Setup of run 1:
## ADDER_TREE
 module ADDER_TREE#(parameter DATA_IN_WIDTH = 8,DATA_OUT_WIDTH = 16)
							(clk,rst_n,ena,data_in1,data_in2,data_out,done,	pipe
							);
Size in the first run: about 0.014 sq mm of cells after synthesis.
make LEC_CHECK=0 CAP_MARGIN=20 CORE_MARGIN=2 CORE_UTILIZATION=71 SLEW_MARGIN=20 finish   # period 2.79 ns
run.sh (not shown) runs the stock make flow with config.mk's settings and CLKGATE_MAP_FILE=.
### run 1 -> run 2
Settings: putting TNS_END_PERCENT at 80 where nothing was set; swapping 71 for 72 in CORE_UTILIZATION; putting CTS_CLUSTER_DIAMETER at 191 where nothing was set; putting SETUP_SLACK_MARGIN at -0.11 where nothing was set; putting ABC_AREA at 1 where nothing was set; swapping 2.79 for 1.69 in the clock period (ns, I/O delays scaled along).
## What came out
- The final report for run 2 shows a completed flow and a layout that fails verification, specifically setup timing.
- Power share of the sequential group (higher): run 1
- The timing endpoint of the critical path comes out Adder_reg1_1[7]$_DFFE_PN0P_ in one run and Adder_reg1_3[9]$_DFFE_PN0P_ in the other, namely in run 1 and run 2 respectively.
- Diff run 1 -> run 2: via count normalized by instance count decreased by 0.20 relative to the old numbers; maximum vdd ir drop went up; final core utilization rose by 3.5 points; worst-case setup margin in the final layout now smaller; net switching power moved up.
- According to the power report, total power for run 2 is higher than for run 1.
- When run 2 is set beside run 1, its total of cells resized after clock tree synthesis turns out to be 11 larger.
- The combined flip-flop and latch cell area of run 1 and that of run 2 are within noise of each other.
- Run 2 vs run 1 — data required time of the worst path dropped 1.09 ns.
- Synthesized cell count up 507 in run 2 wrt run 1
- Looking at source of the critical timing path, the M_reg_ls1_2[1]$_DFFE_PN0P_ result is from run 1; the M_reg_ls1_7[1]$_DFFE_PN0P_ one comes from run 2.
#### Input delta (run 3 over run 2)
Settings: removing TNS_END_PERCENT (formerly 80); changing CORE_UTILIZATION from 72 to 40; removing CTS_CLUSTER_DIAMETER (formerly 191); removing ABC_AREA (formerly 1); removing SETUP_SLACK_MARGIN (formerly -0.11); changing the clock period (ns, I/O delays scaled along) from 1.69 to 4.0.
==> results <==
Run 3: all stages complete, timing, DRC and antenna checks passed
Run 3: wire length 6800 um below run 2
The final clock period utilization by the worst path in run 3 was lower than what run 2 gave.
Run 3 vs run 2, setup fix buffers added after clock tree synthesis went down by 1.
Changes observed in run 3 relative to run 2: final-layout setup total negative slack grew by 1.00 ns, sequential element share of the synthesized area picked up an extra 0.86 points, final area has decreased.
Run 3 improves on run 2 in internal power consumption.
What run 4 does differently from run 3 at the input level:
Settings: CORE_ASPECT_RATIO now 0.6, previously not set; GPL_TIMING_DRIVEN now 1, previously not set; CTS_CLUSTER_DIAMETER now 87, previously not set; MIN_ROUTING_LAYER now met1, previously not set; PLACE_DENSITY_LB_ADDON now 0.18, previously not set; TNS_END_PERCENT now 85, previously not set; MAX_ROUTING_LAYER now met5, previously not set; CORE_UTILIZATION now 65, was 40.
## What came out
Part of the total power dissipated in combinational logic: run 4 higher than run 3
Timing startpoint of the critical path: pipe[4]$_DFFE_PN0P_ -> run 3, pipe[6]$_DFFE_PN0P_ -> run 4
[compare] base=run 3 new=run 4: total via count after detailed routing higher; post-synthesis share of cell area spent on xor and xnor gates roughly the same.

---

== run A ==
The RTL this note starts from:
==> flow/design.v <==
 module ADDER_TREE#(parameter DATA_IN_WIDTH = 8,DATA_OUT_WIDTH = 16)
							(clk,rst_n,ena,data_in1,data_in2,data_out,done,	pipe
							);
 input clk,rst_n,ena;
 input [DATA_IN_WIDTH - 1:0] data_in1,data_in2;
 output [DATA_OUT_WIDTH:0] data_out;
 output done;
 reg signed done;
 reg signed [DATA_OUT_WIDTH:0] data_out;
output [6:0] pipe;
reg signed [6:0] pipe;
wire data_in2_b0,data_in2_b1,data_in2_b2,data_in2_b3,data_in2_b4,data_in2_b5,data_in2_b6,data_in2_b7;
wire [DATA_IN_WIDTH - 1:0] M_wire0,M_wire1,M_wire2,M_wire3,M_wire4,M_wire5,M_wire6,M_wire7;
reg signed  [DATA_IN_WIDTH - 1:0] M_reg0,M_reg1,M_reg2,M_reg3,M_reg4,M_reg5,M_reg6,M_reg7;
reg signed  [DATA_IN_WIDTH:0] M_reg_ls1_0,M_reg_ls1_1,M_reg_ls1_2,M_reg_ls1_3,M_reg_ls1_4,M_reg_ls1_5,M_reg_ls1_6,M_reg_ls1_7;
reg signed  [DATA_IN_WIDTH + 1:0] Adder_reg1_0,Adder_reg1_1,Adder_reg1_2,Adder_reg1_3;
reg signed  [DATA_IN_WIDTH + 3:0] Adder_reg1_ls2_0,Adder_reg1_ls2_1,Adder_reg1_ls2_2,Adder_reg1_ls2_3,Adder_reg2_0,Adder_reg2_1;
reg signed  [DATA_IN_WIDTH + DATA_IN_WIDTH - 1:0] Adder_reg2_ls4_0,Adder_reg2_ls4_1;
reg signed  [DATA_IN_WIDTH + DATA_IN_WIDTH - 1:0] Adder_reg3_1;
assign data_in2_b0 = data_in2[0];
assign data_in2_b1 = data_in2[1];
assign data_in2_b2 = data_in2[2];
assign data_in2_b3 = data_in2[3];
assign data_in2_b4 = data_in2[4];
assign data_in2_b5 = data_in2[5];
assign data_in2_b6 = data_in2[6];
assign data_in2_b7 = data_in2[7];
assign M_wire0 = data_in2_b0 ? data_in1 : 0;
assign M_wire1 = data_in2_b1 ? data_in1 : 0;
assign M_wire2 = data_in2_b2 ? data_in1 : 0;
assign M_wire3 = data_in2_b3 ? data_in1 : 0;
assign M_wire4 = data_in2_b4 ? data_in1 : 0;
assign M_wire5 = data_in2_b5 ? data_in1 : 0;
assign M_wire6 = data_in2_b6 ? data_in1 : 0;
assign M_wire7 = data_in2_b7 ? data_in1 : 0;
always @(posedge clk or negedge rst_n)
  begin
    if(!rst_n)
	   begin
		   M_reg0 <= 0;
			M_reg1 <= 0;
			M_reg2 <= 0;
			M_reg3 <= 0;
			M_reg4 <= 0;
			M_reg5 <= 0;
			M_reg6 <= 0;
			M_reg7 <= 0;
			pipe[0] <= 0;
		end
	 else
	   begin
		  if(ena)
		    begin
			   M_reg0 <= M_wire0;
				M_reg1 <= M_wire1;
				M_reg2 <= M_wire2;
				M_reg3 <= M_wire3;
				M_reg4 <= M_wire4;
				M_reg5 <= M_wire5;
				M_reg6 <= M_wire6;
				M_reg7 <= M_wire7;
				pipe[0] <= 1;
			 end
		end
  end
always @(posedge clk or negedge rst_n)
  begin
    if(!rst_n)
	   begin
		   M_reg_ls1_0 <= 0;
			M_reg_ls1_1 <= 0;
			M_reg_ls1_2 <= 0;
			M_reg_ls1_3 <= 0;
			M_reg_ls1_4 <= 0;
			M_reg_ls1_5 <= 0;
			M_reg_ls1_6 <= 0;
			M_reg_ls1_7 <= 0;
			pipe[1] <= 0;
		end
	 else
	   begin
		  if(pipe[0])
		    begin
			   M_reg_ls1_0 <= M_reg0;
				M_reg_ls1_1 <= {M_reg1[7:0],1'b0};
				M_reg_ls1_2 <= M_reg2;
				M_reg_ls1_3 <= {M_reg3[7:0],1'b0};
				M_reg_ls1_4 <= M_reg4;
				M_reg_ls1_5 <= {M_reg5[7:0],1'b0};
				M_reg_ls1_6 <= M_reg6;
				M_reg_ls1_7 <= {M_reg7[7:0],1'b0};
				pipe[1] <= 1;
			 end
		end
  end
always @(posedge clk or negedge rst_n)
  begin
    if(!rst_n)
	   begin
		   Adder_reg1_0 <= 0;
			Adder_reg1_1 <= 0;
			Adder_reg1_2 <= 0;
			Adder_reg1_3 <= 0;
			pipe[2] <= 0;
		end
	 else
	   begin
		  if(pipe[1])
		    begin
			   Adder_reg1_0 <= M_reg_ls1_0 + M_reg_ls1_1;
				Adder_reg1_1 <= M_reg_ls1_2 + M_reg_ls1_3;
				Adder_reg1_2 <= M_reg_ls1_4 + M_reg_ls1_5;
				Adder_reg1_3 <= M_reg_ls1_6 + M_reg_ls1_7;
				pipe[2] <= 1;
			 end
		end
  end
always @(posedge clk or negedge rst_n)
  begin
    if(!rst_n)
	   begin
		   Adder_reg1_ls2_0 <= 0;
			Adder_reg1_ls2_1 <= 0;
			Adder_reg1_ls2_2 <= 0;
			Adder_reg1_ls2_3 <= 0;
			pipe[3] <= 0;
		end
	 else
	   begin
		  if(pipe[2])
		    begin
			   Adder_reg1_ls2_0 <= Adder_reg1_0;
				Adder_reg1_ls2_1 <= {Adder_reg1_1[9:0],2'b0};
				Adder_reg1_ls2_2 <= Adder_reg1_2;
				Adder_reg1_ls2_3 <= {Adder_reg1_3[9:0],2'b0};
				pipe[3] <= 1;
			 end
		end
  end
 always @(posedge clk or negedge rst_n)
  begin
    if(!rst_n)
	   begin
		   Adder_reg2_0 <= 0;
			Adder_reg2_1 <= 0;
			pipe[4] <= 0;
		end
	 else
	   begin
		  if(pipe[3])
		    begin
			   Adder_reg2_0 <= Adder_reg1_ls2_0 + Adder_reg1_ls2_1;
				Adder_reg2_1 <= Adder_reg1_ls2_2 + Adder_reg1_ls2_3;
				pipe[4] <= 1;
			 end
		end
  end
  always @(posedge clk or negedge rst_n)
  begin
    if(!rst_n)
	   begin
		   Adder_reg2_ls4_0 <= 0;
		   Adder_reg2_ls4_1 <= 0;
			pipe[5] <= 0;
		end
	 else
	   begin
		  if(pipe[4])
		    begin
				Adder_reg2_ls4_0 <= Adder_reg2_0;
				Adder_reg2_ls4_1 <= {Adder_reg2_1[11:0],4'b0};
				pipe[5] <= 1;
			 end
		end
  end
 always @(posedge clk or negedge rst_n)
  begin
    if(!rst_n)
	   begin
		   Adder_reg3_1 <= 0;
			pipe[6] <= 0;
		end
	 else
	   begin
		  if(pipe[5])
		    begin
			   Adder_reg3_1 <= Adder_reg2_ls4_0 + Adder_reg2_ls4_1;
				pipe[6] <= 1;
			 end
		end
  end
always @(posedge clk or negedge rst_n)
  begin
    if(!rst_n)
	   begin
		  data_out <= 0;
		  done <= 0; 
		end
	 else
	   begin
		  if(pipe[6])
		    begin
			  data_out <= Adder_reg3_1;
			  done <= 1'b1;
			 end
		end
  end
 endmodule 
make LEC_CHECK=0 CAP_MARGIN=20 CORE_ASPECT_RATIO=1.52 CORE_MARGIN=3 CORE_UTILIZATION=40 CTS_CLUSTER_SIZE=96 SLEW_MARGIN=20 finish   # period 3.05 ns
Run A: PASS, flow complete, no timing, DRC or antenna violations
Changes in run K relative to run A:
Settings: a change of CAP_MARGIN from 20 to 5; a change of CTS_CLUSTER_SIZE from 96 to 15; a deleted CORE_ASPECT_RATIO that had been 1.52; an added CTS_CLUSTER_DIAMETER of 371; an added SETUP_SLACK_MARGIN of -0.16; a change of CORE_UTILIZATION from 40 to 69; a change of CORE_MARGIN from 3 to 2; a change of the clock period (ns, I/O delays scaled along) from 3.05 to 2.05.
Of run A and run K, only run A finishes the flow clean.
Run K finished all stages; however, its layout fails the closing checks, the failures being setup timing.
Of run A and run K, the run reporting the lower count of vias placed by the detailed router was run A.
As of run K, total placed cells including tap cells had fallen by a little under 10% compared to run A.
[run K vs run A] sequential share of layout area: higher in run K
Between run A and run K, the global-route usage is higher for run K.
Summary of run K over run A: first-pass GRT wire length went down 1700 µm, final worst-path setup slack went down 550 ps, cell count went down 160.
Taking run A as the reference point, the combinational group share of total power of run K rises by 2.9 points.
Run K against run A: relative contribution of the clock network to total power now smaller, final wirelength now smaller.
Worst hold slack (run K over run A): decrease, 61 ps
Power figures rest on the tool's default switching activity, not on a simulated workload.
